`design/flow/design.v`:
```
module MatrixMultUnit(
  input wire reset_n                      ,  
  input wire clk                          ,
  input wire dut_valid                    , 
  output wire dut_ready                   ,
  output wire                           dut__tb__sram_input_write_enable  ,
  output wire [16-1 : 0     ]   dut__tb__sram_input_write_address ,
  output wire [32-1 : 0     ]   dut__tb__sram_input_write_data    ,
  output reg  [16-1 : 0     ]   dut__tb__sram_input_read_address  , 
  input  wire [32-1 : 0     ]   tb__dut__sram_input_read_data     ,     
  output wire                           dut__tb__sram_weight_write_enable  ,
  output wire [16-1 : 0     ]   dut__tb__sram_weight_write_address ,
  output wire [32-1 : 0     ]   dut__tb__sram_weight_write_data    ,
  output reg  [16-1 : 0     ]   dut__tb__sram_weight_read_address  , 
  input  wire [32-1 : 0     ]   tb__dut__sram_weight_read_data     ,     
  output wire                           dut__tb__sram_result_write_enable  ,
  output reg  [16-1 : 0     ]   dut__tb__sram_result_write_address ,
  output wire [32-1 : 0     ]   dut__tb__sram_result_write_data    ,
  output reg  [16-1 : 0     ]   dut__tb__sram_result_read_address  , 
  input  wire [32-1 : 0     ]   tb__dut__sram_result_read_data     ,    
  output wire                           dut__tb__sram_scratchpad_write_enable  ,
  output reg  [16-1 : 0     ]   dut__tb__sram_scratchpad_write_address ,
  output wire [32-1 : 0     ]   dut__tb__sram_scratchpad_write_data    ,
  output reg  [16-1 : 0     ]   dut__tb__sram_scratchpad_read_address  , 
  input  wire [32-1 : 0     ]   tb__dut__sram_scratchpad_read_data  
);
parameter one_address_offset = 12'h1;
parameter idle_state = 4'd0;
parameter get_dimension_state = 4'd1;
parameter accumulating_state = 4'd2;
parameter writing_state = 4'd3;
parameter next_multiplication_setup_state = 4'd4;
parameter setup_multiplication_2_state = 4'd5;
parameter setup_multiplication_3_state = 4'd6;
parameter setup_multiplication_4_state = 4'd7;
parameter setup_multiplication_5_state = 4'd8;
wire my_clock; 
assign my_clock = clk; 
reg [3:0] next_state, current_state;
reg  [32-1 : 0     ]  input_data;
reg  [32-1 : 0     ]  weight_data;
reg  [32-1 : 0     ]  accumulated_result; 
wire [32-1 : 0     ]  mac_result_z;
reg [16-1 : 0     ] input_read_address_next;
reg [16-1 : 0     ] weight_read_address_next;
reg [16-1 : 0     ] result_write_address_next;
reg [16-1 : 0     ] scratchpad_write_address_next;
reg [16-1 : 0     ] next_input_matrix_first_address;
reg [16-1 : 0     ] next_weight_matrix_first_address;
reg [16-1 : 0     ] first_element_of_calculated_input_row_address;
reg [16-1 : 0     ] last_element_of_calculated_input_row_address;
reg [16-1 : 0     ] first_element_of_calculated_weight_matrix_address;
reg [16-1 : 0     ] last_element_of_calculated_weight_matrix_address;
reg [7:0] counter_total_element_in_result_matrix; 
reg [7:0] counter_go_write; 
reg [2:0] counter_next_step;
reg [1:0] counter_3_cycle;
reg [7:0] number_of_input_rows, number_of_input_cols;
reg [7:0] number_of_weight_rows, number_of_weight_cols;
assign dut__tb__sram_input_write_enable = 0;
assign dut__tb__sram_weight_write_enable = 0;
assign dut__tb__sram_input_write_address = 0;
assign dut__tb__sram_input_write_data = 0;
assign dut__tb__sram_weight_write_address = 0;
assign dut__tb__sram_weight_write_data = 0;
always @(posedge clk or negedge reset_n)begin
  if(!reset_n)
    input_read_address_next <= 0;
  else if(current_state == idle_state)
    input_read_address_next <= dut_valid ? one_address_offset : 0;
  else if(dut_valid == 1)
    input_read_address_next <= input_read_address_next + one_address_offset; 
  else if(current_state == idle_state)
    input_read_address_next <= 0;
  else if(current_state == get_dimension_state)
    input_read_address_next <= input_read_address_next + one_address_offset;
  else if((counter_next_step == 6) && (weight_read_address_next == last_element_of_calculated_weight_matrix_address + number_of_weight_cols)) 
    input_read_address_next <= last_element_of_calculated_input_row_address + one_address_offset; 
  else if((counter_next_step == 6) && (weight_read_address_next > last_element_of_calculated_weight_matrix_address))
    input_read_address_next <= first_element_of_calculated_input_row_address; 
  else if((weight_read_address_next == last_element_of_calculated_weight_matrix_address + one_address_offset) && ((current_state == accumulating_state) || (current_state == writing_state) || (current_state == get_dimension_state) || (current_state == setup_multiplication_2_state) || (current_state == setup_multiplication_3_state) || (current_state == setup_multiplication_4_state) || (current_state == setup_multiplication_5_state)))
    input_read_address_next <= last_element_of_calculated_input_row_address + one_address_offset; 
  else if((input_read_address_next == last_element_of_calculated_input_row_address + one_address_offset) && ((current_state == accumulating_state) || (current_state == writing_state) || (current_state == get_dimension_state) || (current_state == setup_multiplication_2_state) || (current_state == setup_multiplication_3_state) || (current_state == setup_multiplication_4_state) || (current_state == setup_multiplication_5_state)))
    input_read_address_next <= first_element_of_calculated_input_row_address; 
  else if((current_state == accumulating_state) || (current_state == writing_state))
    input_read_address_next <= input_read_address_next + one_address_offset;
  else if((current_state == next_multiplication_setup_state) && (counter_next_step == 2))
    input_read_address_next <= next_input_matrix_first_address;
  else if((current_state == next_multiplication_setup_state) && (counter_next_step == 3))
    input_read_address_next <= next_input_matrix_first_address;
  else if((current_state == next_multiplication_setup_state) && (counter_next_step == 4))
    input_read_address_next <= next_input_matrix_first_address;
  else if((current_state == next_multiplication_setup_state) && (counter_next_step == 5))
    input_read_address_next <= next_input_matrix_first_address;
  else 
    input_read_address_next <= input_read_address_next + one_address_offset;
end
always @(posedge clk or negedge reset_n) begin
  if(!reset_n)
    dut__tb__sram_input_read_address <= 0; 
  else if((current_state == idle_state) || (next_state == idle_state))
    dut__tb__sram_input_read_address <= 0; 
  else if(counter_next_step <= 4)
    dut__tb__sram_input_read_address <= input_read_address_next;
end
always @(posedge clk or negedge reset_n) begin
  if(!reset_n)
    dut__tb__sram_result_read_address <= 0;
  else if(current_state == idle_state)
    dut__tb__sram_result_read_address <= 0;
  else if(counter_next_step > 4)
    dut__tb__sram_result_read_address <= input_read_address_next; 
end
always @(posedge clk or negedge reset_n)begin
  if(!reset_n)
    weight_read_address_next <= 0; 
  else if(current_state == idle_state)
    weight_read_address_next <= dut_valid ? one_address_offset : 0;
  else if(dut_valid == 1)
    weight_read_address_next <= weight_read_address_next + one_address_offset;
  else if(current_state == idle_state)
    weight_read_address_next <= 0;
  else if(current_state == get_dimension_state)
    weight_read_address_next <= weight_read_address_next + one_address_offset;
  else if((counter_next_step == 6) && (weight_read_address_next == last_element_of_calculated_weight_matrix_address + number_of_weight_cols) && ((current_state == accumulating_state) || (current_state == writing_state) || (current_state == get_dimension_state) || (current_state == setup_multiplication_2_state) || (current_state == setup_multiplication_3_state) || (current_state == setup_multiplication_4_state) || (current_state == setup_multiplication_5_state)))
    weight_read_address_next <= first_element_of_calculated_weight_matrix_address;
  else if((counter_next_step == 6) && (weight_read_address_next > last_element_of_calculated_weight_matrix_address) && ((current_state == accumulating_state) || (current_state == writing_state) || (current_state == get_dimension_state) || (current_state == setup_multiplication_2_state) || (current_state == setup_multiplication_3_state) || (current_state == setup_multiplication_4_state) || (current_state == setup_multiplication_5_state)))
    weight_read_address_next <= weight_read_address_next - number_of_input_rows*(number_of_weight_cols) + one_address_offset;  
  else if(counter_next_step == 6) 
    weight_read_address_next <= weight_read_address_next + number_of_weight_cols;  
  else if((counter_next_step < 6) && (weight_read_address_next == last_element_of_calculated_weight_matrix_address + one_address_offset) && (input_read_address_next == last_element_of_calculated_input_row_address + one_address_offset)) 
    weight_read_address_next <= first_element_of_calculated_weight_matrix_address; 
  else if(input_read_address_next == last_element_of_calculated_input_row_address + one_address_offset)
    weight_read_address_next <= weight_read_address_next; 
  else if((current_state == next_multiplication_setup_state) && (counter_next_step == 2))
    weight_read_address_next <= next_weight_matrix_first_address;
  else if((current_state == next_multiplication_setup_state) && (counter_next_step == 3))
    weight_read_address_next <= next_weight_matrix_first_address;
  else if((current_state == next_multiplication_setup_state) && (counter_next_step == 4))
    weight_read_address_next <= next_weight_matrix_first_address;
  else if((current_state == next_multiplication_setup_state) && (counter_next_step == 5))
    weight_read_address_next <= next_weight_matrix_first_address;
  else 
    weight_read_address_next <= weight_read_address_next + one_address_offset;
end
always @(posedge clk or negedge reset_n) begin
  if(!reset_n)
    dut__tb__sram_weight_read_address <= 0; 
  else if((current_state == idle_state) || (next_state == idle_state))
    dut__tb__sram_weight_read_address <= 0; 
  else if(counter_next_step <= 4)
    dut__tb__sram_weight_read_address <= weight_read_address_next;
end
always @(posedge clk or negedge reset_n) begin
  if(!reset_n)
    dut__tb__sram_scratchpad_read_address <= 0;
  else if(current_state == idle_state)
    dut__tb__sram_scratchpad_read_address <= 0; 
  else if(counter_next_step > 4)
    dut__tb__sram_scratchpad_read_address <= weight_read_address_next; 
end
always @(posedge clk or negedge reset_n) begin
  if(!reset_n)
    result_write_address_next <= 0;
  else if(current_state == idle_state)
    result_write_address_next <= 0;
  else if(current_state == writing_state)
    result_write_address_next <= result_write_address_next + one_address_offset;
  else 
    result_write_address_next <= result_write_address_next;
end
always @(posedge clk or negedge reset_n) 
begin
    if (!reset_n) 
      dut__tb__sram_result_write_address <= 0;         
    else if(current_state == idle_state)
      dut__tb__sram_result_write_address <= 0; 
    else
      dut__tb__sram_result_write_address <= result_write_address_next;           
end
always @(posedge clk or negedge reset_n)begin
  if(!reset_n)
      scratchpad_write_address_next <= 0;            
  else if(current_state == idle_state)
      scratchpad_write_address_next <= 0;  
  else if(current_state == writing_state)
      scratchpad_write_address_next <= scratchpad_write_address_next + one_address_offset; 
  else 
      scratchpad_write_address_next <= scratchpad_write_address_next; 
end
always @(posedge clk or negedge reset_n)begin
  if (!reset_n) 
    dut__tb__sram_scratchpad_write_address <= 0;         
  else if(current_state == idle_state)
    dut__tb__sram_scratchpad_write_address <= 0;
  else
    dut__tb__sram_scratchpad_write_address <= scratchpad_write_address_next;           
end
always @(posedge clk or negedge reset_n) begin
  if(!reset_n)  
    first_element_of_calculated_input_row_address <= 0;
  else if(current_state == idle_state)
    first_element_of_calculated_input_row_address <= 0;
  else if(current_state == get_dimension_state) 
    first_element_of_calculated_input_row_address <= 1;
  else if((counter_next_step == 6) && (weight_read_address_next == last_element_of_calculated_weight_matrix_address + number_of_weight_cols))  
    first_element_of_calculated_input_row_address <= first_element_of_calculated_input_row_address + number_of_input_rows;
  else if((counter_next_step == 5) && (weight_read_address_next == last_element_of_calculated_weight_matrix_address + one_address_offset))
    first_element_of_calculated_input_row_address <= first_element_of_calculated_input_row_address + number_of_weight_cols;
  else if((counter_next_step < 5) && (weight_read_address_next == last_element_of_calculated_weight_matrix_address + one_address_offset))
    first_element_of_calculated_input_row_address <= first_element_of_calculated_input_row_address + number_of_input_cols;
  else if((current_state == next_multiplication_setup_state) && (counter_next_step == 2))
    first_element_of_calculated_input_row_address <= 1;
  else if((current_state == next_multiplication_setup_state) && (counter_next_step == 3))
    first_element_of_calculated_input_row_address <= 1;
  else if((current_state == next_multiplication_setup_state) && (counter_next_step == 4))
    first_element_of_calculated_input_row_address <= 0;
  else if((current_state == next_multiplication_setup_state) && (counter_next_step == 5))
    first_element_of_calculated_input_row_address <= 3*(number_of_input_rows * number_of_weight_cols);  
  else 
    first_element_of_calculated_input_row_address <= first_element_of_calculated_input_row_address;
end
always @(posedge clk or negedge reset_n) begin
  if(!reset_n)
    last_element_of_calculated_input_row_address <= 0;
  else if(current_state == idle_state)
    last_element_of_calculated_input_row_address <= 0;
  else if(current_state == get_dimension_state)
    last_element_of_calculated_input_row_address <= input_data[15:0];
  else if((counter_next_step == 6) && (weight_read_address_next == last_element_of_calculated_weight_matrix_address + number_of_weight_cols) && (input_read_address_next == last_element_of_calculated_input_row_address + one_address_offset))
    last_element_of_calculated_input_row_address <= last_element_of_calculated_input_row_address + number_of_input_rows; 
  else if((counter_next_step == 5) && (weight_read_address_next == last_element_of_calculated_weight_matrix_address + one_address_offset) && (input_read_address_next == last_element_of_calculated_input_row_address + one_address_offset))
    last_element_of_calculated_input_row_address <= last_element_of_calculated_input_row_address + number_of_weight_cols;
  else if((counter_next_step < 5) && (weight_read_address_next == last_element_of_calculated_weight_matrix_address + one_address_offset) && (input_read_address_next == last_element_of_calculated_input_row_address + one_address_offset))
    last_element_of_calculated_input_row_address <= last_element_of_calculated_input_row_address + number_of_input_cols;
  else if((current_state == next_multiplication_setup_state) && (counter_next_step == 2))
    last_element_of_calculated_input_row_address <= number_of_input_cols;
  else if((current_state == next_multiplication_setup_state) && (counter_next_step == 3))
    last_element_of_calculated_input_row_address <= number_of_input_cols; 
  else if((current_state == next_multiplication_setup_state) && (counter_next_step == 4))
    last_element_of_calculated_input_row_address <= number_of_weight_cols - 1;
  else if((current_state == next_multiplication_setup_state) && (counter_next_step == 5))
    last_element_of_calculated_input_row_address <=  (3*(number_of_input_rows * number_of_weight_cols)) + number_of_input_rows - 1;  
  else 
    last_element_of_calculated_input_row_address <= last_element_of_calculated_input_row_address;
end
always @(posedge clk or negedge reset_n) begin
  if(!reset_n)
    first_element_of_calculated_weight_matrix_address <= 0;
  else if(current_state == idle_state)
    first_element_of_calculated_weight_matrix_address <= 0;
  else if(current_state == get_dimension_state)
    first_element_of_calculated_weight_matrix_address <= 1;  
  else if((current_state == next_multiplication_setup_state) && (counter_next_step == 2))
    first_element_of_calculated_weight_matrix_address <= first_element_of_calculated_weight_matrix_address + number_of_weight_rows * number_of_weight_cols;  
  else if((current_state == next_multiplication_setup_state) && (counter_next_step == 3))
    first_element_of_calculated_weight_matrix_address <= first_element_of_calculated_weight_matrix_address + number_of_weight_rows * number_of_weight_cols;  
  else if((current_state == next_multiplication_setup_state) && (counter_next_step == 4))
    first_element_of_calculated_weight_matrix_address <= number_of_input_rows * number_of_weight_cols;  
  else if((current_state == next_multiplication_setup_state) && (counter_next_step == 5))
    first_element_of_calculated_weight_matrix_address <= first_element_of_calculated_weight_matrix_address + (number_of_input_rows * number_of_weight_cols);  
  else
    first_element_of_calculated_weight_matrix_address <= first_element_of_calculated_weight_matrix_address;
end
always @(posedge clk or negedge reset_n) begin
  if(!reset_n)
    last_element_of_calculated_weight_matrix_address <= 0;
  else if(current_state == idle_state)
    last_element_of_calculated_weight_matrix_address <= 0;
  else if(current_state == get_dimension_state)
    last_element_of_calculated_weight_matrix_address <= number_of_weight_rows * number_of_weight_cols;  
  else if((current_state == next_multiplication_setup_state) && (counter_next_step == 2))
    last_element_of_calculated_weight_matrix_address <= last_element_of_calculated_weight_matrix_address + number_of_weight_rows * number_of_weight_cols;  
  else if((current_state == next_multiplication_setup_state) && (counter_next_step == 3))
    last_element_of_calculated_weight_matrix_address <= last_element_of_calculated_weight_matrix_address + number_of_weight_rows * number_of_weight_cols;  
  else if((current_state == next_multiplication_setup_state) && (counter_next_step == 4))
    last_element_of_calculated_weight_matrix_address <= 2 * number_of_input_rows * number_of_weight_cols - 1;  
  else if((current_state == next_multiplication_setup_state) && (counter_next_step == 5))
    last_element_of_calculated_weight_matrix_address <= last_element_of_calculated_weight_matrix_address + (number_of_input_rows * number_of_weight_cols);  
  else
    last_element_of_calculated_weight_matrix_address <= last_element_of_calculated_weight_matrix_address;
end
always @(posedge clk or negedge reset_n)
begin
  if(!reset_n) 
    next_input_matrix_first_address <= 0;
  else if(current_state == idle_state)
    next_input_matrix_first_address <= 0;
  else if(current_state == get_dimension_state)
    next_input_matrix_first_address <= 1; 
  else if((current_state == next_multiplication_setup_state) && (counter_next_step == 2))
    next_input_matrix_first_address <= 1; 
  else if((current_state == next_multiplication_setup_state) && (counter_next_step == 3))
    next_input_matrix_first_address <= 0; 
  else if((current_state == next_multiplication_setup_state) && (counter_next_step == 4))
    next_input_matrix_first_address <= 3*(number_of_input_rows * number_of_weight_cols);  
  else 
    next_input_matrix_first_address <= next_input_matrix_first_address;
end
always @(posedge clk or negedge reset_n)begin
  if(!reset_n)
    next_weight_matrix_first_address <= 0;
  else if(current_state == idle_state)
    next_weight_matrix_first_address <= 0;
  else if(current_state == get_dimension_state)
    next_weight_matrix_first_address <= number_of_weight_rows * number_of_weight_cols + 1;  
  else if((current_state == next_multiplication_setup_state) && ((counter_next_step == 2)))
    next_weight_matrix_first_address <= next_weight_matrix_first_address + (number_of_weight_rows * number_of_weight_cols);  
  else if((current_state == next_multiplication_setup_state) && (counter_next_step == 3))
    next_weight_matrix_first_address <= number_of_input_rows * number_of_weight_cols;  
  else if((current_state == next_multiplication_setup_state) && (counter_next_step == 4))
    next_weight_matrix_first_address <= 2 * number_of_input_rows * number_of_weight_cols;  
  else 
    next_weight_matrix_first_address <= next_weight_matrix_first_address;
end
always @(posedge clk or negedge reset_n) 
begin
    if(!reset_n)begin
      number_of_input_rows <= 0;
      number_of_input_cols <= 0;
      number_of_weight_rows <= 0;
      number_of_weight_cols <= 0;
    end else if(current_state == idle_state)begin
      number_of_input_rows <= 0;
      number_of_input_cols <= 0;
      number_of_weight_rows <= 0;
      number_of_weight_cols <= 0;
    end else if(current_state == get_dimension_state)   begin
      number_of_input_rows <= input_data[31:16];  
      number_of_input_cols <= input_data[15:0];
      number_of_weight_rows <= weight_data[31:16];
      number_of_weight_cols <= weight_data[15:0];
    end else begin
      number_of_input_rows <= number_of_input_rows;
      number_of_input_cols <= number_of_input_cols;
      number_of_weight_rows <= number_of_weight_rows;
      number_of_weight_cols <= number_of_weight_cols;
    end        
end
always @(posedge clk or negedge reset_n)begin
  if(!reset_n)
    counter_go_write <= 0;
  else if(current_state == idle_state)
    counter_go_write <= 0; 
  else if(current_state == get_dimension_state)
    counter_go_write <= input_data[15:0] - 1;  
  else if(current_state == accumulating_state) 
    counter_go_write <= counter_go_write - 1;
  else if((current_state == writing_state) && (counter_next_step == 6))
    counter_go_write <= number_of_input_rows - 1; 
  else if((current_state == writing_state) && (counter_next_step == 5)) 
    counter_go_write <= number_of_weight_cols - 1;  
  else if((current_state == writing_state) && (counter_next_step < 5))
    counter_go_write <= number_of_input_cols - 1;
  else if(current_state == setup_multiplication_2_state)
    counter_go_write <= number_of_input_cols - 1;
  else if(current_state == setup_multiplication_3_state)
    counter_go_write <= number_of_input_cols - 1;
  else if(current_state == setup_multiplication_4_state)
    counter_go_write <= number_of_weight_cols - 1;  
  else if(current_state == setup_multiplication_5_state)
    counter_go_write <= number_of_input_rows - 1;  
  else 
    counter_go_write <= counter_go_write; 
end
always @(posedge clk or negedge reset_n) 
begin
  if(!reset_n)
    counter_total_element_in_result_matrix <= 0;
  else if (current_state == idle_state)
    counter_total_element_in_result_matrix <= 0;     
  else if (current_state == get_dimension_state)
    counter_total_element_in_result_matrix <= (input_data[31:16] * weight_data[15:0]) - 1; 
  else if (current_state == writing_state) 
    counter_total_element_in_result_matrix <= counter_total_element_in_result_matrix - 1;
  else if (current_state == setup_multiplication_2_state) 
    counter_total_element_in_result_matrix <= (number_of_input_rows * number_of_weight_cols) - 1;
  else if (current_state == setup_multiplication_3_state) 
    counter_total_element_in_result_matrix <= (number_of_input_rows * number_of_weight_cols) - 1;
  else if (current_state == setup_multiplication_4_state) 
    counter_total_element_in_result_matrix <= (number_of_input_rows * number_of_input_rows) - 1;   
  else if (current_state == setup_multiplication_5_state) 
    counter_total_element_in_result_matrix <= (number_of_input_rows * number_of_weight_cols) - 1; 
  else 
    counter_total_element_in_result_matrix <= counter_total_element_in_result_matrix;  
end
always @(posedge clk or negedge reset_n) begin
  if(!reset_n)begin
    counter_next_step <= 0;
  end else if(current_state == idle_state) begin
    counter_next_step <= 2;
  end else if(current_state == next_multiplication_setup_state)begin
    counter_next_step <= counter_next_step + 1;
  end else
    counter_next_step <= counter_next_step;
end
always @(posedge clk or negedge reset_n)begin
  if(!reset_n)
    counter_3_cycle <= 0;
  else if(current_state == idle_state) 
    counter_3_cycle <= 2;
  else if (current_state == get_dimension_state)
    counter_3_cycle <= counter_3_cycle - 1;
  else if(current_state == setup_multiplication_2_state) 
    counter_3_cycle <= counter_3_cycle - 1;
  else if(current_state == setup_multiplication_3_state) 
    counter_3_cycle <= counter_3_cycle - 1;
  else if(current_state == setup_multiplication_4_state) 
    counter_3_cycle <= counter_3_cycle - 1;
  else if(current_state == setup_multiplication_5_state) 
    counter_3_cycle <= counter_3_cycle - 1;
  else 
    counter_3_cycle <= 2;
end
always @(posedge clk or negedge reset_n) 
begin
    if(!reset_n)begin
      input_data <= 0;      
      weight_data <= 0;        
    end else if(current_state == idle_state)begin
      input_data <= 0;      
      weight_data <= 0;  
    end else if(counter_next_step <= 4)begin 
      input_data <= tb__dut__sram_input_read_data;      
      weight_data <= tb__dut__sram_weight_read_data;
    end else begin 
      input_data <= tb__dut__sram_result_read_data;      
      weight_data <= tb__dut__sram_scratchpad_read_data;
    end 
end
interger_accumulated_matrix_multiplication u1( 
  .input_data(input_data),   
  .weight_data(weight_data),  
  .accumulated_result_data(accumulated_result),
  .result_data(mac_result_z)
);
always @(posedge clk or negedge reset_n)begin
  if(!reset_n)
    accumulated_result <= 0;
  else if (current_state == idle_state)
    accumulated_result <= 0;
  else if((current_state == accumulating_state))
    accumulated_result <= mac_result_z;
  else if(current_state == writing_state)
    accumulated_result <= 0;
  else if(current_state == next_multiplication_setup_state)
    accumulated_result <= 0;
  else if(current_state == setup_multiplication_2_state)
    accumulated_result <= 0;
  else if(current_state == setup_multiplication_3_state)
    accumulated_result <= 0;
  else if(current_state == setup_multiplication_4_state)
    accumulated_result <= 0;
  else if(current_state == setup_multiplication_5_state)
    accumulated_result <= 0;
  else 
    accumulated_result <= accumulated_result;
end
assign dut__tb__sram_result_write_data = accumulated_result;
assign dut__tb__sram_result_write_enable = (current_state == writing_state) ? 1 : 0;
assign dut__tb__sram_scratchpad_write_data = accumulated_result;
assign dut__tb__sram_scratchpad_write_enable = (current_state == writing_state) ? 1 : 0;
always @(posedge clk or negedge reset_n) begin
  if(!reset_n)
    current_state <= 0;
  else 
    current_state <= next_state;
end
always @(*) begin
  case (current_state)
    idle_state:begin
      if (dut_valid == 1)  
        next_state = get_dimension_state;
      else  
        next_state = idle_state;
    end
    get_dimension_state:begin
      if(counter_3_cycle != 0)
        next_state = get_dimension_state;
      else 
        next_state = accumulating_state;
    end
    accumulating_state: begin 
      if(counter_go_write == 0)
        next_state = writing_state;
      else 
        next_state = accumulating_state;
    end
    writing_state:begin
      if(counter_total_element_in_result_matrix != 0) 
        next_state = accumulating_state;
      else 
        next_state = next_multiplication_setup_state;
    end
    next_multiplication_setup_state:begin
      if(counter_next_step == 2)
        next_state = setup_multiplication_2_state;
      else if(counter_next_step == 3)
        next_state = setup_multiplication_3_state;
      else if(counter_next_step == 4)
        next_state = setup_multiplication_4_state;
      else if(counter_next_step == 5)
        next_state = setup_multiplication_5_state;
      else if(counter_next_step == 6)
        next_state = idle_state; 
      else 
        next_state = next_multiplication_setup_state;
    end
    setup_multiplication_2_state:begin
      if(counter_3_cycle == 0) 
        next_state = accumulating_state;
      else  
        next_state = setup_multiplication_2_state;
    end
    setup_multiplication_3_state:begin
      if(counter_3_cycle == 0) 
        next_state = accumulating_state;
      else  
        next_state = setup_multiplication_3_state;
    end
    setup_multiplication_4_state:begin
      if(counter_3_cycle == 0) 
        next_state = accumulating_state;
      else  
        next_state = setup_multiplication_4_state;
    end
    setup_multiplication_5_state:begin
      if(counter_3_cycle == 0) 
        next_state = accumulating_state;
      else  
        next_state = setup_multiplication_5_state;
    end
    default: next_state = idle_state;
  endcase
end
assign dut_ready = (current_state == idle_state) ? 1:0;
endmodule
module interger_accumulated_matrix_multiplication ( 
  input wire [32-1  : 0] input_data,
  input wire [32-1  : 0] weight_data,
  input wire [32-1 : 0] accumulated_result_data,
  output wire [32-1 : 0] result_data
);
  assign result_data = (input_data * weight_data) + accumulated_result_data;
endmodule
```
`design/flow/constraint.sdc`:
```
create_clock -name core_clock -period 10.0 [get_ports {clk}]
set_input_delay 2.0000 -clock core_clock [delete_from_list [all_inputs] [get_ports {clk}]]
set_output_delay 2.0000 -clock core_clock [all_outputs]
set_load 0.01 [all_outputs]
```
`design/flow/config.mk`:
```
export PLATFORM = sky130hd
export DESIGN_NAME = MatrixMultUnit
export DESIGN_NICKNAME = MatrixMultUnit
export VERILOG_FILES = /design/flow/design.v
export SDC_FILE = /design/flow/constraint.sdc
export NUM_CORES = 4
export LEC_CHECK = 0
export ABC_AREA = 1
export CAP_MARGIN = 20
export CORE_MARGIN = 2
export CORE_UTILIZATION = 56
export CTS_CLUSTER_DIAMETER = 223
export HOLD_SLACK_MARGIN = -0.07
export MAX_ROUTING_LAYER = met4
export SLEW_MARGIN = 35
```
`design/flow/run.sh`:
```
#!/bin/bash
# the make line also repeats each setting of config.mk as NAME=value (left out here)
make -C /OpenROAD-flow-scripts/flow DESIGN_CONFIG=/design/flow/config.mk WORK_HOME=/design/flow/orfs CLKGATE_MAP_FILE= finish
```
==> flow_summary.toml, run 1 <==
# implementation run metrics
[grt]
grt_max_degree = 135
groute.usage.overall = 0.4073
grt_antenna_before_repair = 4
first_global_vias = 54560
grt-ovfl-total = 0
grt_pass1_wl_um = 322800

[synthesis]
netlist_top_cells_area = "sky130_fd_sc_hd__fa_1 (19%), sky130_fd_sc_hd__dfrtp_1 (18%), sky130_fd_sc_hd__nand2_1 (13%)"
synth-warning-count = 1
postSynth.asyncResetShare = 1.000
synthAdderAreaFrac = 0.2942
synth_area_um2 = 57930
top_area_frac = 0.1918
ys_types = 73
ys_seq_elements = 414
ys_top_cells_by_count = "sky130_fd_sc_hd__nand2_1 (2026), sky130_fd_sc_hd__inv_1 (1507), sky130_fd_sc_hd__fa_1 (555)"
mux_share = 0
ys_sh_xor = 0.04447
avgSynthCellArea_um2 = 7.151
yosys.stat.chipArea_um2 = 57930
synth.cellmix.compoundShare = 0.1179
syn-instance-count = 8101
register_area_share_after_synthesis = 0.1789
post-synth-top-count-cell = "sky130_fd_sc_hd__nand2_1"
top_flip_flop_cell_by_instance_count_after_synthesis = "sky130_fd_sc_hd__dfrtp_1"
post_synth_main_logic_family = "adder cells"
synth_stat.cells = 8101
synth.largest_area_cell = "sky130_fd_sc_hd__fa_1"
simple_gate_share = 0.2266
enable_flop_cells = 0

[sta]
setup_viol = 0
worst_slew_margin_rel = 0.3353
max_clock_freq_mhz = 122.2
timing_hold_violations_final = 0
timing.final.crit_period_ns = 8.181
finalMaxSlewViolations = 0
hold_ws_ns = 0.4477
final.period_utilization = 0.8181
postLayoutSetupSlackWorst_ns = 1.819
fin_skew_ns = 0.02757
rsz0062_at_grt = "false"
totalNegativeSetupSlack_ns = 0
slew_of_the_pin_with_the_lowest_slew_margin_ns = 0.9970

[clock_network]
clock_tree.buffer_depth = 3
post-cts-setup-buffer-count = 0
hold_buffers = 0
clock_pin_slew_worst_setup_and_hold_paths_ns = 0.06
root_driver = "sky130_fd_sc_hd__clkbuf_16"
clock-sinks = 414
cts_tree = "built"
cts_made_buffers = 53
clock_insertion_delay_worst_skew_ns = 0.68
postCtsResizedCells = 0
htree_num_levels = 2

[layout]
finished_cell_area_um2 = 63220
signed_area_change_from_the_synthesized_netlist_to_the_final_layout_pct = 9.136
finish.net_count = 9347

[drt]
avgViaCountPerCell = 5.759
drtPass1Iterations = 6
ant_nets = 0
remaining_drc_errors = 0
totalWireLength_um = 211500
detail_route.iter0.violations = 5674
detailroute.via_count = 55288
routed_length_per_placed_instance_um = 22.03

[flow_run]
openroad.warnings = 54
maxCapViolations = 0

[place]
final_weighted_congestion_of_routability_driven_global_placement = 1.050
dp_hpwl_um = 166700
placement.io_buffers = 293
detailedPlace.worstSlack_ns = 1.942
dpl_cell_area_um2 = 61410

[worst_setup_path]
arr_time_crit_path_ns = 8.74
timing.critical_path.buf_inv = 8
worstPathMaxFanout = 16
crit-reg2reg-launch = "number_of_weight_cols[6]"
path_delay_family = "adder cells"
regToRegSetupSlack_ns = 1.82
cell_count_along_the_critical_path = 43
crit_end = "last_element_of_calculated_input_row_address[15]"
setup.worst_path.start = "number_of_weight_cols[6]"
worst_reg2reg_path_length_in_cells = 43
crit_path_start_kind = "flop"
r2r_end = "last_element_of_calculated_input_row_address[15]"
critical-path-slowest-cell = "sky130_fd_sc_hd__dfrtp_1"
worstPathRequired_ns = 10.56
cp_slowest_stage_delay_ns = 0.88
critical-path-top-cell-by-count = "sky130_fd_sc_hd__nand2_1"
criticalPathCategory = "flop to flop"
crit_path_end_kind = "flop"

[die]
chip_area_um2 = 106000
core_util_floorplan = 0.5670
std_cell_rows = 117
floorplan.die.width_um = 325.6
floorplan.die.height_um = 325.6
top_ports = 392
standard_cell_core_area_um2 = 102200

[hold_path]
hp-start = "counter_3_cycle[0]"
min_delay_worst_endpoint = "counter_3_cycle[0]"
holdCritPathClass = "flop to flop"
min_delay_path_depth = 1

[run_status]
status = "finished clean"
-- final cells by class --
cell class	count	area [um2]
multi-input cells	5812	40000
fillers	9564	38960
flip-flops and latches	414	10370
inverters	1524	5725
repair buffers	382	3659
well taps	1368	1712
clock buffers	68	1434
clock inverters	28	309.0
diodes	4	10.01
-- stage by stage --
stage | cells | util
2_1_floorplan | 8198 | -
3_3_place_gp | 9498 | 0.6008
3_5_place_dp | 9498 | 0.6010
4_1_cts | 9594 | 0.6181
5_1_grt | 9598 | 0.6187
6_report | 9600 | 0.6188
-- routing by layer --
metal	wire length [um]	global-route usage	vias up
met5	0	-	-
met4	13130	0.2110	0
met3	19710	0.06552	680
met2	95960	0.6343	2877
met1	82700	0.5129	26484
li1	-	-	25247
==> run 2: changes to the inputs <==
- CELL_PAD_IN_SITES_GLOBAL_PLACEMENT: unset -> 2
- CORE_ASPECT_RATIO: unset -> 0.65
- CORE_MARGIN: 2 -> 5
- CORE_UTILIZATION: 56 -> 71
- CTS_CLUSTER_DIAMETER: 223 -> 48
- CTS_CLUSTER_SIZE: unset -> 78
- HOLD_SLACK_MARGIN: -0.07 -> unset
- SETUP_SLACK_MARGIN: unset -> -0.08
- SLEW_MARGIN: 35 -> 15
==> run 2 against run 1 <==
  * The run now fails in 3_1_place_gp_skip_io
  * Die area down 17%
  * Synthesized area unchanged
  * Synthesized cell count unchanged
==> flow_summary.toml, run 2 <==
# physical design summary
[synthesis]
yosys.stat.chipArea_um2 = 57930
synth_area_um2 = 57930
enable_flop_cells = 0
top_area_frac = 0.1918
syn-instance-count = 8101
synth.cellmix.compoundShare = 0.1179
ys_types = 73
postSynth.asyncResetShare = 1.000
top_flip_flop_cell_by_instance_count_after_synthesis = "sky130_fd_sc_hd__dfrtp_1"
synthAdderAreaFrac = 0.2942
synth.largest_area_cell = "sky130_fd_sc_hd__fa_1"
ys_top_cells_by_count = "sky130_fd_sc_hd__nand2_1 (2026), sky130_fd_sc_hd__inv_1 (1507), sky130_fd_sc_hd__fa_1 (555)"
synth-warning-count = 1
ys_sh_xor = 0.04447
post-synth-top-count-cell = "sky130_fd_sc_hd__nand2_1"
simple_gate_share = 0.2266
ys_seq_elements = 414
mux_share = 0
post_synth_main_logic_family = "adder cells"
synth_stat.cells = 8101
avgSynthCellArea_um2 = 7.151
netlist_top_cells_area = "sky130_fd_sc_hd__fa_1 (19%), sky130_fd_sc_hd__dfrtp_1 (18%), sky130_fd_sc_hd__nand2_1 (13%)"
register_area_share_after_synthesis = 0.1789

[die]
chip_area_um2 = 87540
floorplan.die.width_um = 364.3
std_cell_rows = 84
floorplan.die.height_um = 240.3
core_util_floorplan = 0.7158
standard_cell_core_area_um2 = 80930

[run_status]
tool.error = "[ERROR GPL-0301] Utilization 137.578 % exceeds 100%."
status = "stopped before the end"
stop_stage = "3_1_place_gp_skip_io"
==> run 3: changes to the inputs <==
- CELL_PAD_IN_SITES_GLOBAL_PLACEMENT: 2 -> unset
- CORE_ASPECT_RATIO: 0.65 -> unset
- CORE_MARGIN: 5 -> 2
- CORE_UTILIZATION: 71 -> 43
- CTS_CLUSTER_DIAMETER: 48 -> 223
- CTS_CLUSTER_SIZE: 78 -> unset
- HOLD_SLACK_MARGIN: unset -> -0.07
- PLACE_DENSITY_LB_ADDON: unset -> 0.17
- SETUP_SLACK_MARGIN: -0.08 -> -0.91
- SLEW_MARGIN: 15 -> 35
==> run 3 against run 2 <==
  * The run now finishes clean
  * Synthesized area stayed put
  * Synthesized cell count stayed put
  * Die area increased by 57%
==> flow_summary.toml, run 3 <==
# implementation run metrics
[run_status]
status = "finished clean"

[synthesis]
ys_seq_elements = 414
top_area_frac = 0.1918
mux_share = 0
yosys.stat.chipArea_um2 = 57930
postSynth.asyncResetShare = 1.000
post_synth_main_logic_family = "adder cells"
post-synth-top-count-cell = "sky130_fd_sc_hd__nand2_1"
avgSynthCellArea_um2 = 7.151
synth-warning-count = 1
synth_area_um2 = 57930
ys_top_cells_by_count = "sky130_fd_sc_hd__nand2_1 (2026), sky130_fd_sc_hd__inv_1 (1507), sky130_fd_sc_hd__fa_1 (555)"
ys_types = 73
syn-instance-count = 8101
netlist_top_cells_area = "sky130_fd_sc_hd__fa_1 (19%), sky130_fd_sc_hd__dfrtp_1 (18%), sky130_fd_sc_hd__nand2_1 (13%)"
synth.cellmix.compoundShare = 0.1179
ys_sh_xor = 0.04447
synth.largest_area_cell = "sky130_fd_sc_hd__fa_1"
register_area_share_after_synthesis = 0.1789
synthAdderAreaFrac = 0.2942
synth_stat.cells = 8101
top_flip_flop_cell_by_instance_count_after_synthesis = "sky130_fd_sc_hd__dfrtp_1"
enable_flop_cells = 0
simple_gate_share = 0.2266

[place]
placement.io_buffers = 293
detailedPlace.worstSlack_ns = 1.947
final_weighted_congestion_of_routability_driven_global_placement = 1.020
dp_hpwl_um = 173000

[drt]
detail_route.iter0.violations = 4631
totalWireLength_um = 219500
remaining_drc_errors = 0
ant_nets = 0
drtPass1Iterations = 6
detailroute.via_count = 54443
avgViaCountPerCell = 5.443
routed_length_per_placed_instance_um = 21.94

[die]
standard_cell_core_area_um2 = 133600
top_ports = 392
floorplan.die.width_um = 371.1
floorplan.die.height_um = 371.1
chip_area_um2 = 137700
core_util_floorplan = 0.4335
std_cell_rows = 134

[worst_setup_path]
cell_count_along_the_critical_path = 45
critical-path-slowest-cell = "sky130_fd_sc_hd__dfrtp_1"
timing.critical_path.buf_inv = 9
r2r_end = "last_element_of_calculated_input_row_address[15]"
path_delay_family = "adder cells"
crit-reg2reg-launch = "number_of_input_rows[1]"
criticalPathCategory = "flop to flop"
crit_path_start_kind = "flop"
arr_time_crit_path_ns = 8.63
critical-path-top-cell-by-count = "sky130_fd_sc_hd__nand2_1"
setup.worst_path.start = "number_of_input_rows[1]"
worstPathRequired_ns = 10.59
crit_path_end_kind = "flop"
crit_end = "last_element_of_calculated_input_row_address[15]"
regToRegSetupSlack_ns = 1.96
worstPathMaxFanout = 21
worst_reg2reg_path_length_in_cells = 45
cp_slowest_stage_delay_ns = 0.87

[sta]
max_clock_freq_mhz = 124.4
totalNegativeSetupSlack_ns = 0
fin_skew_ns = 0.03005
timing.final.crit_period_ns = 8.040
finalMaxSlewViolations = 0
rsz0062_at_grt = "false"
postLayoutSetupSlackWorst_ns = 1.960
worst_slew_margin_rel = 0.3270
timing_hold_violations_final = 0
slew_of_the_pin_with_the_lowest_slew_margin_ns = 1.003
hold_ws_ns = 0.4355
setup_viol = 0
final.period_utilization = 0.8040

[grt]
grt-ovfl-total = 0
grt_pass1_wl_um = 332800
grt_antenna_before_repair = 7
grt_max_degree = 130
first_global_vias = 53806
groute.usage.overall = 0.3282

[flow_run]
openroad.warnings = 49
maxCapViolations = 0

[clock_network]
htree_num_levels = 2
clock_tree.buffer_depth = 3
cts_made_buffers = 53
clock_insertion_delay_worst_skew_ns = 0.69
postCtsResizedCells = 0
hold_buffers = 0
clock_pin_slew_worst_setup_and_hold_paths_ns = 0.07
clock-sinks = 414
root_driver = "sky130_fd_sc_hd__clkbuf_16"
cts_tree = "built"
post-cts-setup-buffer-count = 0

[layout]
finish.net_count = 9349
signed_area_change_from_the_synthesized_netlist_to_the_final_layout_pct = 10.30
fillCellCount = 13572

[hold_path]
min_delay_path_depth = 1
holdCritPathClass = "flop to flop"
min_delay_worst_endpoint = "counter_3_cycle[0]"
hp-start = "counter_3_cycle[0]"
## run 3: metrics by stage
stage	utilization	cells	cell area [um2]
5_1_grt	0.4782	10002	63900
3_3_place_gp	0.4632	9901	61900
4_1_cts	0.4779	10000	63860
6_report	0.4782	10003	63900
3_5_place_dp	0.4635	9901	61940
2_1_floorplan	-	8198	58300
## run 3: area by class of cell
| cell class | instances | area, um2 | area share |
|---|---|---|---|
| clock buffer | 66 | 1445 | 0.02262 |
| tap | 1768 | 2212 | 0.03462 |
| sequential | 414 | 10380 | 0.1624 |
| inverter | 1524 | 5724 | 0.08958 |
| timing repair buffer | 384 | 3657 | 0.05724 |
| antenna | 2 | 5.005 | 0.00007832 |
| clock inverter | 33 | 470.5 | 0.007362 |
| multi-input combinational | 5812 | 40000 | 0.6261 |
## run 3: layer usage
metal | up-vias | wire, um | GRT usage
li1 | 25268 | - | -
met3 | 492 | 15790 | 0.03898
met1 | 26463 | 92490 | 0.4273
met5 | - | 0 | -
met4 | 0 | 10580 | 0.1317
met2 | 2220 | 100600 | 0.5199
==> run 4: changes to the inputs <==
- CORE_UTILIZATION: 43 -> 71
- CTS_CLUSTER_DIAMETER: 223 -> 298
- CTS_CLUSTER_SIZE: unset -> 34
- HOLD_SLACK_MARGIN: -0.07 -> unset
- MAX_ROUTING_LAYER: met4 -> unset
- PLACE_DENSITY_LB_ADDON: 0.17 -> unset
- SETUP_SLACK_MARGIN: -0.91 -> unset
- SLEW_MARGIN: 35 -> 20
- clock period: 10.0 -> 5.47 ns (I/O delays scaled with it)
==> run 4 against run 3 <==
  * The run now fails in 5_1_grt
  * Synthesized area unchanged
  * Die area fell by 39%
  * Synthesized cell count is the same
==> flow_summary.toml, run 4 <==
# physical design summary
[synthesis]
ys_top_cells_by_count = "sky130_fd_sc_hd__nand2_1 (2026), sky130_fd_sc_hd__inv_1 (1507), sky130_fd_sc_hd__fa_1 (555)"
ys_sh_xor = 0.04447
synth.cellmix.compoundShare = 0.1179
synth-warning-count = 1
avgSynthCellArea_um2 = 7.151
postSynth.asyncResetShare = 1.000
enable_flop_cells = 0
synthAdderAreaFrac = 0.2942
top_area_frac = 0.1918
post-synth-top-count-cell = "sky130_fd_sc_hd__nand2_1"
ys_types = 73
top_flip_flop_cell_by_instance_count_after_synthesis = "sky130_fd_sc_hd__dfrtp_1"
yosys.stat.chipArea_um2 = 57930
synth_area_um2 = 57930
register_area_share_after_synthesis = 0.1789
simple_gate_share = 0.2266
mux_share = 0
synth.largest_area_cell = "sky130_fd_sc_hd__fa_1"
post_synth_main_logic_family = "adder cells"
syn-instance-count = 8101
ys_seq_elements = 414
synth_stat.cells = 8101
netlist_top_cells_area = "sky130_fd_sc_hd__fa_1 (19%), sky130_fd_sc_hd__dfrtp_1 (18%), sky130_fd_sc_hd__nand2_1 (13%)"

[clock_network]
cts_made_buffers = 16
clock-sinks = 414
clock_tree.buffer_depth = 3
htree_num_levels = 1
root_driver = "sky130_fd_sc_hd__clkbuf_16"

[die]
standard_cell_core_area_um2 = 80680
floorplan.die.height_um = 289.6
top_ports = 392
std_cell_rows = 104
chip_area_um2 = 83890
floorplan.die.width_um = 289.6
core_util_floorplan = 0.7181

[place]
dp_hpwl_um = 171500
dpl_cell_area_um2 = 67230
detailedPlace.worstSlack_ns = -1.341
placement.io_buffers = 293
cell_count_post_placement = 9802
final_weighted_congestion_of_routability_driven_global_placement = 1.069

[run_status]
stop_stage = "5_1_grt"
tool.error = "[ERROR GRT-0232] Routing congestion too high. Check the congestion heatmap in the GUI."
status = "stopped before the end"

[grt]
groute.usage.overall = 0.7300
grt-ovfl-total = 88
## run 4: what timing repair did
action,CTS
setup endpoints to repair,74
hold buffers,0
endpoints found under the hold margin,0
setup buffers,100
pin swaps,248
resized,428
## run 4: metal layers
layer,GRT usage,overflow
met1,0.7515,4
met2,0.8904,47
met3,0.5756,3
met4,0.6583,34
met5,0.4011,0
## run 4: stage by stage
stage / util / hold slack (ns)
CTS: 0.8681 / 0.4516
global placement: 0.8333 / 0.4200
floorplan: - / 0.4082
detailed placement: 0.8333 / 0.4313
==> run 5: changes to the inputs <==
- ABC_AREA: 1 -> 0
- CAP_MARGIN: 20 -> 0
- CORE_MARGIN: 2 -> 4
- CORE_UTILIZATION: 71 -> 40
- CTS_CLUSTER_DIAMETER: 298 -> 70
- CTS_CLUSTER_SIZE: 34 -> 49
- HOLD_SLACK_MARGIN: unset -> -0.08
- MAX_ROUTING_LAYER: unset -> met4
- PLACE_DENSITY: unset -> 0.95
- clock period: 5.47 -> 10.0 ns (I/O delays scaled with it)
==> run 5 against run 4 <==
  * The run now finishes clean
  * Synthesized area fell by 4.2%
  * Synthesized cell count is 18% lower
  * Die area grew 73%
==> flow_summary.toml, run 5 <==
# implementation run metrics
[drt]
drtPass1Iterations = 8
detail_route.iter0.violations = 5168
totalWireLength_um = 186200
avgViaCountPerCell = 5.866
ant_nets = 0
detailroute.via_count = 50100
routed_length_per_placed_instance_um = 21.80
remaining_drc_errors = 0

[place]
detailedPlace.worstSlack_ns = 1.973
placement.io_buffers = 293
final_weighted_congestion_of_routability_driven_global_placement = 1.006
dp_hpwl_um = 141700

[synthesis]
yosys.stat.chipArea_um2 = 55480
post-synth-top-count-cell = "sky130_fd_sc_hd__nand2_1"
top_area_frac = 0.2003
register_area_share_after_synthesis = 0.1868
post_synth_main_logic_family = "adder cells"
syn-instance-count = 6670
synth-warning-count = 1
simple_gate_share = 0.1716
avgSynthCellArea_um2 = 8.318
ys_seq_elements = 414
postSynth.asyncResetShare = 1.000
mux_share = 0.01188
netlist_top_cells_area = "sky130_fd_sc_hd__fa_1 (20%), sky130_fd_sc_hd__dfrtp_1 (19%), sky130_fd_sc_hd__ha_1 (11%)"
synth_stat.cells = 6670
enable_flop_cells = 0
synthAdderAreaFrac = 0.3072
ys_top_cells_by_count = "sky130_fd_sc_hd__nand2_1 (1012), sky130_fd_sc_hd__inv_1 (798), sky130_fd_sc_hd__fa_1 (555)"
ys_types = 95
synth.cellmix.compoundShare = 0.1486
top_flip_flop_cell_by_instance_count_after_synthesis = "sky130_fd_sc_hd__dfrtp_1"
synth.largest_area_cell = "sky130_fd_sc_hd__fa_1"
synth_area_um2 = 55480
ys_sh_xor = 0.07589

[die]
standard_cell_core_area_um2 = 137700
floorplan.die.width_um = 380.4
core_util_floorplan = 0.4030
std_cell_rows = 136
top_ports = 392
floorplan.die.height_um = 380.4
chip_area_um2 = 144700

[sta]
slew_of_the_pin_with_the_lowest_slew_margin_ns = 1.154
setup_viol = 0
worst_slew_margin_rel = 0.2309
max_clock_freq_mhz = 123.7
rsz0062_at_grt = "false"
totalNegativeSetupSlack_ns = 0
timing.final.crit_period_ns = 8.084
finalMaxSlewViolations = 0
fin_skew_ns = 0.03650
hold_ws_ns = 0.4380
final.period_utilization = 0.8084
timing_hold_violations_final = 0
postLayoutSetupSlackWorst_ns = 1.916

[worst_setup_path]
crit_path_start_kind = "flop"
timing.critical_path.cells = "nand2_1, inv_1, fa_1, inv_1, fa_1, fa_1, inv_1, fa_1, inv_1, fa_1, inv_1, fa_1, fa_1, fa_1, ha_1, nand3_1, o21a_1, a211oi_1, o221ai_1, a21oi_1, a21oi_1, xnor2_1, a22o_1"
arr_time_crit_path_ns = 8.64
cp_slowest_stage_delay_ns = 1.06
regToRegSetupSlack_ns = 1.92
critical-path-top-cell-by-count = "sky130_fd_sc_hd__fa_1"
crit_end = "accumulated_result[31]"
crit_path_end_kind = "flop"
path_delay_family = "adder cells"
critical-path-slowest-cell = "sky130_fd_sc_hd__dfrtp_1"
setup.worst_path.start = "weight_data[3]"
crit-reg2reg-launch = "weight_data[3]"
worstPathRequired_ns = 10.56
timing.critical_path.buf_inv = 5
worst_reg2reg_path_length_in_cells = 23
criticalPathCategory = "flop to flop"
worstPathMaxFanout = 23
r2r_end = "accumulated_result[31]"
cell_count_along_the_critical_path = 23

[flow_run]
maxCapViolations = 0
openroad.warnings = 46

[clock_network]
htree_num_levels = 2
postCtsResizedCells = 0
cts_made_buffers = 41
clock_pin_slew_worst_setup_and_hold_paths_ns = 0.09
clock-sinks = 414
root_driver = "sky130_fd_sc_hd__clkbuf_16"
clock_tree.buffer_depth = 3
post-cts-setup-buffer-count = 0
clock_insertion_delay_worst_skew_ns = 0.66
hold_buffers = 0
cts_tree = "built"

[hold_path]
holdCritPathClass = "flop to flop"
hp-start = "counter_3_cycle[0]"
min_delay_worst_endpoint = "counter_3_cycle[0]"
min_delay_path_depth = 1

[grt]
groute.usage.overall = 0.2591
first_global_vias = 52047
grt-ovfl-total = 0
grt_antenna_before_repair = 1
grt_pass1_wl_um = 290600
grt_max_degree = 92

[run_status]
status = "finished clean"

[layout]
fillCellCount = 12805
signed_area_change_from_the_synthesized_netlist_to_the_final_layout_pct = 10.16
finish.net_count = 7872
## run 5: final cells by class
cell class | count | area (um2) | area share
Clock inverter | 33 | 505.5 | 0.008271
Multi-Input combinational cell | 5046 | 40140 | 0.6568
Timing Repair Buffer | 406 | 3786 | 0.06195
Tap cell | 1794 | 2245 | 0.03673
Antenna cell | 2 | 5.005 | 0.00008189
Sequential cell | 414 | 10370 | 0.1697
Clock buffer | 43 | 1044 | 0.01707
Inverter | 803 | 3014 | 0.04932
## run 5: metal layers
metal,GRT usage,wire (um),vias up
met2,0.4005,83120,3210
met5,-,0,-
met4,0.1449,12380,0
li1,-,-,21819
met3,0.06067,20910,825
met1,0.3121,69770,24246
## run 5: metrics by stage
stage          area (um2)    util  instances
2_1_floorplan       55840       -       6767
3_3_place_gp        59560  0.4326       8463
3_5_place_dp        59560  0.4327       8463
4_1_cts             61110  0.4439       8539
5_1_grt             61110  0.4439       8540
6_report            61120  0.4440       8541
==> run 6: changes to the inputs <==
- ABC_AREA: 0 -> unset
- CAP_MARGIN: 0 -> 20
- CORE_MARGIN: 4 -> 2
- CORE_UTILIZATION: 40 -> 68
- CTS_CLUSTER_DIAMETER: 70 -> unset
- CTS_CLUSTER_SIZE: 49 -> 34
- HOLD_SLACK_MARGIN: -0.08 -> unset
- MAX_ROUTING_LAYER: met4 -> unset
- PLACE_DENSITY: 0.95 -> unset
- clock period: 10.0 -> 5.86 ns (I/O delays scaled with it)
==> run 6 against run 5 <==
  * The run now fails in 5_1_grt
  * Synthesized area unchanged
  * Synthesized cell count unchanged
  * Die area decreased by 42%
==> flow_summary.toml, run 6 <==
# physical design summary
[place]
placement.io_buffers = 293
dp_hpwl_um = 150100
final_weighted_congestion_of_routability_driven_global_placement = 1.011

[clock_network]
clock_tree.buffer_depth = 3
cts_made_buffers = 51
root_driver = "sky130_fd_sc_hd__clkbuf_16"
clock-sinks = 414
htree_num_levels = 2

[synthesis]
synth_area_um2 = 55480
synthAdderAreaFrac = 0.3072
post_synth_main_logic_family = "adder cells"
top_flip_flop_cell_by_instance_count_after_synthesis = "sky130_fd_sc_hd__dfrtp_1"
post-synth-top-count-cell = "sky130_fd_sc_hd__nand2_1"
syn-instance-count = 6670
mux_share = 0.01188
synth.largest_area_cell = "sky130_fd_sc_hd__fa_1"
netlist_top_cells_area = "sky130_fd_sc_hd__fa_1 (20%), sky130_fd_sc_hd__dfrtp_1 (19%), sky130_fd_sc_hd__ha_1 (11%)"
ys_top_cells_by_count = "sky130_fd_sc_hd__nand2_1 (1012), sky130_fd_sc_hd__inv_1 (798), sky130_fd_sc_hd__fa_1 (555)"
top_area_frac = 0.2003
ys_sh_xor = 0.07589
synth-warning-count = 1
ys_types = 95
simple_gate_share = 0.1716
yosys.stat.chipArea_um2 = 55480
synth_stat.cells = 6670
synth.cellmix.compoundShare = 0.1486
avgSynthCellArea_um2 = 8.318
ys_seq_elements = 414
postSynth.asyncResetShare = 1.000
enable_flop_cells = 0
register_area_share_after_synthesis = 0.1868

[grt]
groute.usage.overall = 0.6971
grt-ovfl-total = 13

[die]
std_cell_rows = 104
chip_area_um2 = 83890
standard_cell_core_area_um2 = 80680
floorplan.die.width_um = 289.6
floorplan.die.height_um = 289.6
core_util_floorplan = 0.6877
top_ports = 392

[run_status]
stop_stage = "5_1_grt"
tool.error = "[ERROR GRT-0232] Routing congestion too high. Check the congestion heatmap in the GUI."
status = "stopped before the end"
==> run 6: metrics by stage <==
stage	setup slack (ns)	std cells	util	instance area, um2
3_3_place_gp	-0.8743	8322	0.7942	64070
4_1_cts	-0.9994	8512	0.8478	68390
3_5_place_dp	-1.199	8322	0.7942	64070
2_1_floorplan	-0.9132	6767	-	57000
==> run 6: metal layers <==
layer  track usage  overflow
met4        0.5900         8
met2        0.8620         3
met1        0.7291         0
met5        0.3438         2
met3        0.5458         0
==> run 6: repair_timing <==
action | in CTS
setup buffers | 113
hold endpoints to repair | 0
endpoints found under the setup margin | 64
resized | 353
pin swaps | 238
gates cloned | 1
hold buffers | 0
==> run 7: changes to the inputs <==
- CORE_UTILIZATION: 68 -> 40
- CTS_CLUSTER_SIZE: 34 -> unset
- clock period: 5.86 -> 13.4 ns (I/O delays scaled with it)
==> run 7 against run 6 <==
  * Now clean on timing, DRC and antenna
  * Synthesized area unchanged
  * Synthesized cell count unchanged
  * Die area is 69% higher
==> flow_summary.toml, run 7 <==
# implementation run metrics
[synthesis]
synth_stat.cells = 6670
ys_types = 95
simple_gate_share = 0.1716
syn-instance-count = 6670
ys_top_cells_by_count = "sky130_fd_sc_hd__nand2_1 (1012), sky130_fd_sc_hd__inv_1 (798), sky130_fd_sc_hd__fa_1 (555)"
synth.largest_area_cell = "sky130_fd_sc_hd__fa_1"
top_flip_flop_cell_by_instance_count_after_synthesis = "sky130_fd_sc_hd__dfrtp_1"
synth.cellmix.compoundShare = 0.1486
post-synth-top-count-cell = "sky130_fd_sc_hd__nand2_1"
synthAdderAreaFrac = 0.3072
avgSynthCellArea_um2 = 8.318
yosys.stat.chipArea_um2 = 55480
postSynth.asyncResetShare = 1.000
top_area_frac = 0.2003
register_area_share_after_synthesis = 0.1868
ys_seq_elements = 414
mux_share = 0.01188
netlist_top_cells_area = "sky130_fd_sc_hd__fa_1 (20%), sky130_fd_sc_hd__dfrtp_1 (19%), sky130_fd_sc_hd__ha_1 (11%)"
ys_sh_xor = 0.07589
synth_area_um2 = 55480
post_synth_main_logic_family = "adder cells"
enable_flop_cells = 0
synth-warning-count = 1

[worst_setup_path]
regToRegSetupSlack_ns = 5.10
crit_end = "last_element_of_calculated_input_row_address[13]"
timing.critical_path.buf_inv = 5
worst_reg2reg_path_length_in_cells = 29
criticalPathCategory = "flop to flop"
r2r_end = "last_element_of_calculated_input_row_address[13]"
crit_path_end_kind = "flop"
path_delay_family = "adder cells"
setup.worst_path.start = "number_of_input_rows[2]"
critical-path-top-cell-by-count = "sky130_fd_sc_hd__ha_1"
crit_path_start_kind = "flop"
critical-path-slowest-cell = "sky130_fd_sc_hd__dfrtp_1"
arr_time_crit_path_ns = 8.81
worstPathRequired_ns = 13.91
crit-reg2reg-launch = "number_of_input_rows[2]"
cell_count_along_the_critical_path = 29
cp_slowest_stage_delay_ns = 0.80
worstPathMaxFanout = 17

[die]
std_cell_rows = 136
standard_cell_core_area_um2 = 137500
core_util_floorplan = 0.4035
floorplan.die.width_um = 376.4
floorplan.die.height_um = 376.4
top_ports = 392
chip_area_um2 = 141700

[sta]
timing.final.crit_period_ns = 8.297
setup_viol = 0
totalNegativeSetupSlack_ns = 0
max_clock_freq_mhz = 120.5
finalMaxSlewViolations = 0
fin_skew_ns = 0.04219
slew_of_the_pin_with_the_lowest_slew_margin_ns = 1.154
rsz0062_at_grt = "false"
timing_hold_violations_final = 0
final.period_utilization = 0.6192
worst_slew_margin_rel = 0.2261

[drt]
detail_route.iter0.violations = 3739
num_antenna_cells = 0
remaining_drc_errors = 0
routed_length_per_placed_instance_um = 21.73
avgViaCountPerCell = 5.572
ant_nets = 0
totalWireLength_um = 186000
detailroute.via_count = 47693
drtPass1Iterations = 6

[grt]
grt_pass1_wl_um = 286300
grt-ovfl-total = 0
groute.usage.overall = 0.2610
first_global_vias = 47785
grt_antenna_before_repair = 3
grt_max_degree = 122

[flow_run]
maxCapViolations = 0
openroad.warnings = 48

[place]
final_weighted_congestion_of_routability_driven_global_placement = 0.9468
placement.io_buffers = 293
dp_hpwl_um = 140000

[hold_path]
hp-start = "counter_3_cycle[0]"
holdCritPathClass = "flop to flop"
min_delay_worst_endpoint = "counter_3_cycle[0]"
min_delay_path_depth = 1

[layout]
final_util = 0.4474
finish.net_count = 7881
signed_area_change_from_the_synthesized_netlist_to_the_final_layout_pct = 10.88

[clock_network]
cts_tree = "built"
clock_pin_slew_worst_setup_and_hold_paths_ns = 0.06
clock-sinks = 414
post-cts-setup-buffer-count = 0
root_driver = "sky130_fd_sc_hd__clkbuf_16"
htree_num_levels = 2
postCtsResizedCells = 0
cts_made_buffers = 56
clock_tree.buffer_depth = 3
hold_buffers = 0
clock_insertion_delay_worst_skew_ns = 0.70

[run_status]
status = "finished clean"
-- run 7: final cells by class --
class	count	area, um2
clock inverter	36	499.2
sequential	414	10370
inverter	803	3014
clock buffer	66	1489
tap	1794	2245
fill	13640	75970
timing repair buffer	400	3754
multi-input combinational	5046	40150
-- run 7: through the flow --
step | instances | hold slack (ns) | instance area [um2] | setup slack (ns)
2_1_floorplan | 6767 | 0.4082 | 55840 | 6.106
3_3_place_gp | 8457 | 0.4238 | 59530 | 5.479
3_5_place_dp | 8457 | 0.4219 | 59530 | 5.347
4_1_cts | 8559 | 0.4392 | 61520 | 5.296
5_1_grt | 8559 | 0.4719 | 61520 | 4.818
6_report | 8559 | 0.4387 | 61520 | 5.103
-- run 7: layer usage --
| metal | part of all wire | GRT usage | wire length [um] | vias to the layer above |
|---|---|---|---|---|
| met5 | 0.000038 | 0 | 7 | - |
| met1 | 0.43 | 0.3595 | 80450 | 23570 |
| li1 | - | - | - | 21829 |
| met2 | 0.45 | 0.4163 | 83800 | 2001 |
| met4 | 0.033 | 0.08091 | 6058 | 2 |
| met3 | 0.084 | 0.04646 | 15640 | 291 |
==> run 8: changes to the inputs <==
- CELL_PAD_IN_SITES_DETAIL_PLACEMENT: unset -> 0
- CELL_PAD_IN_SITES_GLOBAL_PLACEMENT: unset -> 2
- CORE_UTILIZATION: 40 -> 69
- CTS_CLUSTER_DIAMETER: unset -> 53
- CTS_CLUSTER_SIZE: unset -> 38
- MAX_ROUTING_LAYER: unset -> met4
- MIN_ROUTING_LAYER: unset -> met1
- SETUP_SLACK_MARGIN: unset -> 1.94
- SLEW_MARGIN: 20 -> 30
- clock period: 13.4 -> 12.4 ns (I/O delays scaled with it)
==> run 8 against run 7 <==
  * The flow now stops in 3_1_place_gp_skip_io
  * Synthesized area unchanged
  * Synthesized cell count unchanged
  * Die area is 42% lower
==> flow_summary.toml, run 8 <==
# physical design summary
[run_status]
status = "stopped before the end"
stop_stage = "3_1_place_gp_skip_io"
tool.error = "[ERROR GPL-0301] Utilization 124.759 % exceeds 100%."

[synthesis]
synth.largest_area_cell = "sky130_fd_sc_hd__fa_1"
synth.cellmix.compoundShare = 0.1486
ys_types = 95
enable_flop_cells = 0
register_area_share_after_synthesis = 0.1868
top_flip_flop_cell_by_instance_count_after_synthesis = "sky130_fd_sc_hd__dfrtp_1"
synth_stat.cells = 6670
post_synth_main_logic_family = "adder cells"
postSynth.asyncResetShare = 1.000
post-synth-top-count-cell = "sky130_fd_sc_hd__nand2_1"
yosys.stat.chipArea_um2 = 55480
mux_share = 0.01188
synth_area_um2 = 55480
ys_seq_elements = 414
simple_gate_share = 0.1716
netlist_top_cells_area = "sky130_fd_sc_hd__fa_1 (20%), sky130_fd_sc_hd__dfrtp_1 (19%), sky130_fd_sc_hd__ha_1 (11%)"
top_area_frac = 0.2003
synthAdderAreaFrac = 0.3072
syn-instance-count = 6670
avgSynthCellArea_um2 = 8.318
ys_sh_xor = 0.07589
synth-warning-count = 1
ys_top_cells_by_count = "sky130_fd_sc_hd__nand2_1 (1012), sky130_fd_sc_hd__inv_1 (798), sky130_fd_sc_hd__fa_1 (555)"

[die]
std_cell_rows = 103
standard_cell_core_area_um2 = 79260
floorplan.die.width_um = 287.6
floorplan.die.height_um = 287.6
core_util_floorplan = 0.7000
chip_area_um2 = 82690
